==> trial 92: inputs <==
==> flow/design.v <==
`timescale 1ns / 1ps
module key_debounce #(  
   parameter	DELAY_TIME = 250_000  
)(
		input wire	clk,		
		input wire  rstn,
		input wire	key_in,		
		output reg 	press_on			
);
reg		key_in_r0;		
reg		key_in_r1;		
reg 		key_in_nedge;		
reg	[$clog2(DELAY_TIME)-1:0]delay_cnt;		
reg		delay_flag;		 
always @(posedge clk or negedge rstn)
begin
    if(rstn == 1'b0) begin
        key_in_r0 <= 1'b0	;	
        key_in_r1 <= 1'b0	;	
    end
    else begin
       key_in_r0 <= key_in;
	   key_in_r1 <= key_in_r0;
    end
end
always @(posedge clk or negedge rstn)
begin
    if(rstn == 1'b0) begin
        key_in_nedge <= 1'b0;               
    end
    else begin
        key_in_nedge <= ~key_in_r0 & key_in_r1;
    end 
end
always @(posedge clk or negedge rstn)
begin
    if(rstn == 1'b0) begin
        delay_cnt  <= 'd0;	
    end
    else begin
        if((delay_flag == 1) && (delay_cnt == DELAY_TIME - 1))
				delay_cnt <= 0;
        else if ((delay_flag == 1) && (delay_cnt < DELAY_TIME - 1))
            delay_cnt <= delay_cnt + 1;
        else  
				delay_cnt <= 0;
    end
end
always @(posedge clk or negedge rstn)
begin
    if(rstn == 1'b0) begin
	 delay_flag <= 1'b0;		 
    end
    else begin
        if(key_in_nedge) begin	 
				delay_flag <= 1'b1;	 
        end
        else if (delay_cnt == DELAY_TIME - 1) begin
            delay_flag <= 1'b0;
        end
        else
            delay_flag <= delay_flag;
    end
end
always @(posedge clk or negedge rstn)
begin
    if(rstn == 1'b0) begin
        press_on <= 1'b0;
    end
    else begin
        if((delay_cnt == DELAY_TIME - 1) && (delay_flag == 1'b1)) begin		 
		    press_on <= 1'b1;
        end
        else begin
            press_on <= 1'b0;
        end
    end
end
endmodule
`timescale 1ns / 1ps
module Display(
    input	wire	clk,   
    input   wire  rstn,
    input	wire	[3:0]  sw_in,  
    input   wire  [2:0]  press_on,
    output	wire	[1:0]  reg_ab, 
    output  wire  [7:0]  led_time,
    output	wire 	[3:0]  seg_data_1, 
	 output	wire 	[3:0]  seg_data_2 
    );
localparam COUNT_1S = 12048;  
localparam Quarter_Time = 60; 	 
localparam Quarter_Time_rest = 10;	 
wire clk1h;
reg [13:0] counter ; 
reg [13:0] Qcounter ;
reg [6:0] scorer_A ; 
reg [6:0] scorer_B ; 
reg [6:0] Quarter_Time_Down ;	 
reg [2:0] Quarter_Time_rest_Down ;  
reg [4:0] AttackT_A ; 
reg [4:0] AttackT_B; 
reg [1:0] reg_ab_reg;
reg [7:0] led_time_reg ;
reg [3:0] seg_data_1_reg;
reg [3:0] seg_data_2_reg;
reg [1:0] DownCNT;	 
reg [6:0] countA_1;	 
reg [6:0] countA_2;	 
reg [6:0] countA_3;	 
reg [6:0] countB_1;	 
reg [6:0] countB_2;	 
reg [6:0] countB_3;	 
always @(posedge clk or negedge rstn)
begin
    if(rstn == 1'b0) begin	 
       led_time_reg <= 8'b0000_0000; 
       Qcounter <= 'd0; 
	    Quarter_Time_Down <= Quarter_Time;	
		 Quarter_Time_rest_Down <= Quarter_Time_rest;
	    DownCNT <= 'd0;
    end
    else begin
        if(Qcounter == COUNT_1S - 1) begin  
            Qcounter <= 'd0;
				if(Quarter_Time_Down == 0) begin        
						if(DownCNT == 2'd3) begin
						   DownCNT <= 2'd3;
							Quarter_Time_Down <=  0;
							Quarter_Time_rest_Down <= 0;
							led_time_reg <= {led_time_reg[5:0],1'b1,1'b1}; 
						end
						else begin
							if(Quarter_Time_rest_Down == 0)begin
								DownCNT <= DownCNT + 1'b1;
								Quarter_Time_Down <=  Quarter_Time;
								Quarter_Time_rest_Down <= Quarter_Time_rest;
								led_time_reg <= {led_time_reg[5:0],1'b1,1'b1}; 
							end
							else begin
								Quarter_Time_rest_Down <= Quarter_Time_rest_Down -1'b1;
							end
						end
				 end
				 else begin
					 Quarter_Time_Down <= Quarter_Time_Down - 1'b1;
				 end
        end
        else begin
           Qcounter <= Qcounter + 1; 
        end 
    end
end 
always @(posedge clk or negedge rstn)
begin
    if(rstn == 1'b0) begin
        scorer_A <= 'd0; 
        scorer_B <= 'd0; 
		  countA_1 <= 'd0;countA_2 <= 'd0;countA_3 <= 'd0;
		  countB_1 <= 'd0;countB_2 <= 'd0;countB_3 <= 'd0;
	 end
    else begin
        case(sw_in[3:1])
            3'b011:begin  
              case(press_on)  
                3'b001: begin
                    scorer_A <= scorer_A + 1;
						  countA_1 <= countA_1 + 1;
                end 
                3'b010: begin
                    scorer_A <= scorer_A + 2;
						  countA_2 <= countA_2 + 1;
                end 
                3'b100: begin
                    scorer_A <= scorer_A + 3;
						  countA_3 <= countA_3 + 1;
					 end
                default:begin
                    scorer_A <= scorer_A; 
                end
              endcase  
            end
            3'b111:begin  
               case(press_on)
                3'b001: begin
                    scorer_B <= scorer_B + 1;
						  countB_1 <= countB_1 + 1;
                end 
                3'b010: begin
                    scorer_B <= scorer_B + 2;
						  countB_2 <= countB_2 + 1;
                end 
                3'b100: begin
                    scorer_B <= scorer_B + 3;
						  countB_3 <= countB_3 + 1;
                end
                default:begin
                    scorer_B <= scorer_B; 
                end
              endcase     
            end			 
            default:begin
                scorer_A <= scorer_A; 
                scorer_B <= scorer_B; 
            end
        endcase
    end
end
always @(posedge clk or negedge rstn)
begin
    if(rstn == 1'b0) begin
        AttackT_A <= 5'd24;
        AttackT_B <= 5'd24;
        counter <=  'd0;
    end
    else begin
        case(sw_in[3:1])
		3'b000:begin    
              if(sw_in[0] == 1'b1) begin 
                    if(counter == COUNT_1S - 1) begin  
                            counter <= 'd0;
									 if(AttackT_A == 0) begin  
                                AttackT_A <= 0 ;
                            end
                            else begin
                               AttackT_A <= AttackT_A - 1'b1;
                            end
                    end
                    else begin
                       counter <= counter + 1;
                    end
             end
             else begin   
                counter <= counter;
             end   
		end
		3'b001:begin  
              if(sw_in[0] == 1'b1) begin  
                    if(counter == COUNT_1S - 1) begin  
                            counter <= 'd0;
                            if(AttackT_B == 0) begin 
                                AttackT_B <= 0 ;
                            end
                            else begin
                               AttackT_B <= AttackT_B - 1'b1;
                            end
                    end
                    else begin
                       counter <= counter + 1;
                    end
             end
             else begin   
                counter <= counter;
             end
		end
		3'b011:begin  
           counter <=  counter;
           AttackT_A <= AttackT_A;
		     AttackT_B <= AttackT_B;
		end
		3'b111:begin  
		     counter <=  counter;
           AttackT_A <= AttackT_A;
		     AttackT_B <= AttackT_B;
		end	
		default:begin
            counter <=  'd0;
            AttackT_A <= 5'd24;
		      AttackT_B <= 5'd24;
	    end
	   endcase
    end
end
always @(posedge clk or negedge rstn)
begin
    if(rstn == 1'b0) begin
		  seg_data_1_reg <= 4'd16; 
        seg_data_2_reg <= 4'd16;
		  reg_ab_reg <= 2'b11;
    end
    else begin
        case(sw_in[3:1])
		3'b000:begin    
            seg_data_2_reg <= AttackT_A%10; 
            seg_data_1_reg <= AttackT_A/10; 
			reg_ab_reg <= 2'b10;
		end
		3'b001:begin  
            seg_data_2_reg <= AttackT_B%10;
            seg_data_1_reg <= AttackT_B/10;
			reg_ab_reg <= 2'b01;
		end
		3'b011:begin  
            seg_data_2_reg <= scorer_A%10;
            seg_data_1_reg <= scorer_A/10;
			reg_ab_reg <= 2'b10;
		end
		3'b111:begin  
				seg_data_2_reg <= scorer_B%10;
				seg_data_1_reg <= scorer_B/10;
		   reg_ab_reg <= 2'b01;
		end			 
		3'b110:begin   
				if(Quarter_Time_Down == 0)begin
					seg_data_2_reg <= Quarter_Time_rest_Down%10;
					seg_data_1_reg <= Quarter_Time_rest_Down/10;end
				else begin
					seg_data_2_reg <= Quarter_Time_Down%10;
					seg_data_1_reg <= Quarter_Time_Down/10;end
		    reg_ab_reg <= 2'b00;
		end
		3'b100:begin   
            if(scorer_A > scorer_B) begin
					seg_data_2_reg <= 4'd10;   
					seg_data_1_reg <= scorer_A-scorer_B;   
					reg_ab_reg <= 2'b10;
			   end
				else if(scorer_A < scorer_B) begin
					seg_data_2_reg <= 4'd11;   
					seg_data_1_reg <= scorer_B-scorer_A;   
					reg_ab_reg <= 2'b01;
			   end 
				else begin	 
					seg_data_2_reg <= 4'd00;  
					seg_data_1_reg <= 4'd00;   
					reg_ab_reg <= 2'b00;
				end
		end
	   3'b010:begin
		case(press_on)	 
				3'b001:begin
					seg_data_2_reg <= countA_1%10;
					seg_data_1_reg <= countA_1/10;end
				3'b010:begin
					seg_data_2_reg <= countA_2%10;
					seg_data_1_reg <= countA_2/10;end
				3'b100:begin
					seg_data_2_reg <= countA_3%10;
					seg_data_1_reg <= countA_3/10;end
				endcase
		end
		3'b101:begin
				case(press_on)
				3'b001:begin
					seg_data_2_reg <= countB_1%10;
					seg_data_1_reg <= countB_1/10;end
				3'b010:begin
					seg_data_2_reg <= countB_2%10;
					seg_data_1_reg <= countB_2/10;end
				3'b100:begin
					seg_data_2_reg <= countB_3%10;
					seg_data_1_reg <= countB_3/10;end
				endcase
		end
		default:begin  
			seg_data_2_reg <= 4'd16;
			seg_data_1_reg <= 4'd16;
			reg_ab_reg <= 2'b11;
	    end
	endcase
    end
end    
assign reg_ab = reg_ab_reg;  
assign led_time = led_time_reg;
assign seg_data_1 = seg_data_1_reg;
assign seg_data_2 = seg_data_2_reg;
endmodule
`timescale 1ns / 1ps
module segment(
    input  [3:0] seg_data_1,
    input  [3:0] seg_data_2,
    output [8:0] seg_led_1,
    output [8:0] seg_led_2
);
function [8:0] seg;
    input [3:0] d;
    begin
        case (d)
            4'd0:  seg = 9'h3f;
            4'd1:  seg = 9'h06;
            4'd2:  seg = 9'h5b;
            4'd3:  seg = 9'h4f;
            4'd4:  seg = 9'h66;
            4'd5:  seg = 9'h6d;
            4'd6:  seg = 9'h7d;
            4'd7:  seg = 9'h07;
            4'd8:  seg = 9'h7f;
            4'd9:  seg = 9'h6f;
            4'd10: seg = 9'h77;  
            4'd11: seg = 9'h7c;  
            4'd12: seg = 9'h39;
            4'd13: seg = 9'h5e;
            4'd14: seg = 9'h79;
            default: seg = 9'h71;
        endcase
    end
endfunction
assign seg_led_1 = seg(seg_data_1);
assign seg_led_2 = seg(seg_data_2);
endmodule
`timescale 1ns / 1ps
module BallCompetition(
    input	wire clk,					 
    input   wire rstn,					 
    input	wire	[3:0]  sw_in,  	 
    input   wire  [2:0]  key_in,		 
    output	wire	[1:0]  reg_ab,  	 
    output  wire  [7:0]  led_time,	 
    output  [8:0]  seg_led_1,			 
	 output  [8:0]  seg_led_2			 
);
	localparam DelayTime = 250;   
   wire [2:0]	press_on;				 
	wire [3:0] seg_data_1;				 
	wire [3:0] seg_data_2;				 
    key_debounce	 
    #(.DELAY_TIME  (DelayTime))  
    key0
    (
		.clk(clk),		            
      .rstn(rstn),
      .key_in(key_in[0]),		
      .press_on(press_on[0])	       
    );
    key_debounce
    #(.DELAY_TIME  (DelayTime))  
    key1
    (
      .clk(clk),		           
      .rstn(rstn),
      .key_in(key_in[1]),		
      .press_on(press_on[1])	       
    );
    key_debounce
    #(.DELAY_TIME  (DelayTime))  
    key2
    (
      .clk(clk),		            
      .rstn(rstn),
      .key_in(key_in[2]),		
      .press_on(press_on[2])	      
    ); 
    Display u_Display(
      .clk(clk),  
      .rstn(rstn),
      .sw_in(sw_in),  
      .press_on(press_on),
      .reg_ab(reg_ab), 
      .led_time(led_time),
      .seg_data_1(seg_data_1),  
      .seg_data_2(seg_data_2)      
    );
    segment u_segment(
   .seg_data_1  (seg_data_1),	
	.seg_data_2  (seg_data_2),		
	.seg_led_1   (seg_led_1),		
	.seg_led_2	 (seg_led_2)
    );
endmodule
==> flow/run.sh <==
#!/bin/bash
# the make line also repeats each setting of config.mk as NAME=value (left out here)
make -C /OpenROAD-flow-scripts/flow DESIGN_CONFIG=/design/flow/config.mk WORK_HOME=/design/flow/orfs CLKGATE_MAP_FILE= finish
==> flow/config.mk <==
export PLATFORM = sky130hd
export DESIGN_NAME = BallCompetition
export DESIGN_NICKNAME = BallCompetition
export VERILOG_FILES = /design/flow/design.v
export SDC_FILE = /design/flow/constraint.sdc
export NUM_CORES = 4
export LEC_CHECK = 0
export CAP_MARGIN = 20
export CELL_PAD_IN_SITES_GLOBAL_PLACEMENT = 1
export CORE_MARGIN = 2
export CORE_UTILIZATION = 34
export MAX_ROUTING_LAYER = met4
export PLACE_DENSITY_LB_ADDON = 0.04
export SLEW_MARGIN = 30
export TNS_END_PERCENT = 35
==> flow/constraint.sdc <==
create_clock -name core_clock -period 13.2 [get_ports {clk}]
set_input_delay 2.6400 -clock core_clock [delete_from_list [all_inputs] [get_ports {clk}]]
set_output_delay 2.6400 -clock core_clock [all_outputs]
set_load 0.01 [all_outputs]
==> inputs of build 78, as changes to trial 92 <==
- ABC_AREA: default -> 1
- CELL_PAD_IN_SITES_GLOBAL_PLACEMENT: 1 -> default
- CORE_UTILIZATION: 34 -> 72
- CTS_CLUSTER_DIAMETER: default -> 103
- CTS_CLUSTER_SIZE: default -> 99
- MAX_ROUTING_LAYER: met4 -> default
- PLACE_DENSITY_LB_ADDON: 0.04 -> default
- SLEW_MARGIN: 30 -> 20
- TNS_END_PERCENT: 35 -> default
==> flow/constraint.sdc (replaced) <==
create_clock -name core_clock -period 6.37 [get_ports {clk}]
set_input_delay 1.2740 -clock core_clock [delete_from_list [all_inputs] [get_ports {clk}]]
set_output_delay 1.2740 -clock core_clock [all_outputs]
set_load 0.01 [all_outputs]
==> inputs of trial 40, as changes to trial 92 <==
- ABC_AREA: default -> 1
- CELL_PAD_IN_SITES_GLOBAL_PLACEMENT: 1 -> default
- CORE_UTILIZATION: 34 -> 72
- CTS_CLUSTER_DIAMETER: default -> 338
- CTS_CLUSTER_SIZE: default -> 99
- MAX_ROUTING_LAYER: met4 -> default
- PLACE_DENSITY_LB_ADDON: 0.04 -> default
- SLEW_MARGIN: 30 -> 20
- TNS_END_PERCENT: 35 -> 10
==> flow/constraint.sdc (replaced) <==
create_clock -name core_clock -period 3.49 [get_ports {clk}]
set_input_delay 0.6980 -clock core_clock [delete_from_list [all_inputs] [get_ports {clk}]]
set_output_delay 0.6980 -clock core_clock [all_outputs]
set_load 0.01 [all_outputs]
==> results <==
	trial 40	build 78	trial 92
Worst R2R End	-	u_Display.seg_data_1_reg[0]	u_Display.seg_data_1_reg[0]
Standby leakage power	-	6.46 nW	5.28 nW
Total sequential power	-	1.21 mW	0.580 mW
Ao+oa area frac	10.3%	10.3%	20.0%
Fin crit share	-	91.8%	64.5%
Buffer share of cell area	-	3.38%	3.26%
Min-Delay Path Depth	-	0	0
Number of gates resized after CTS	42	0	0
Number of non-filler instances in the completed layout	-	1763	1692
Detailed placement HPWL	23.5 mm	21.3 mm	25.1 mm
Number of antenna-violating nets in the routed design	-	0	0
Met3 Wirelength	-	1.77 mm	1.75 mm
Syn_area_per_cell	7.36 um^2	7.36 um^2	8.70 um^2
Status	stopped before the end	no timing/DRC/antenna violations	no timing/DRC/antenna violations
Last stage reached	global routing	-	-
Number of failing hold endpoints at the final stage	-	0	0
No activity file was given, so power comes from the tool's default toggle rates.
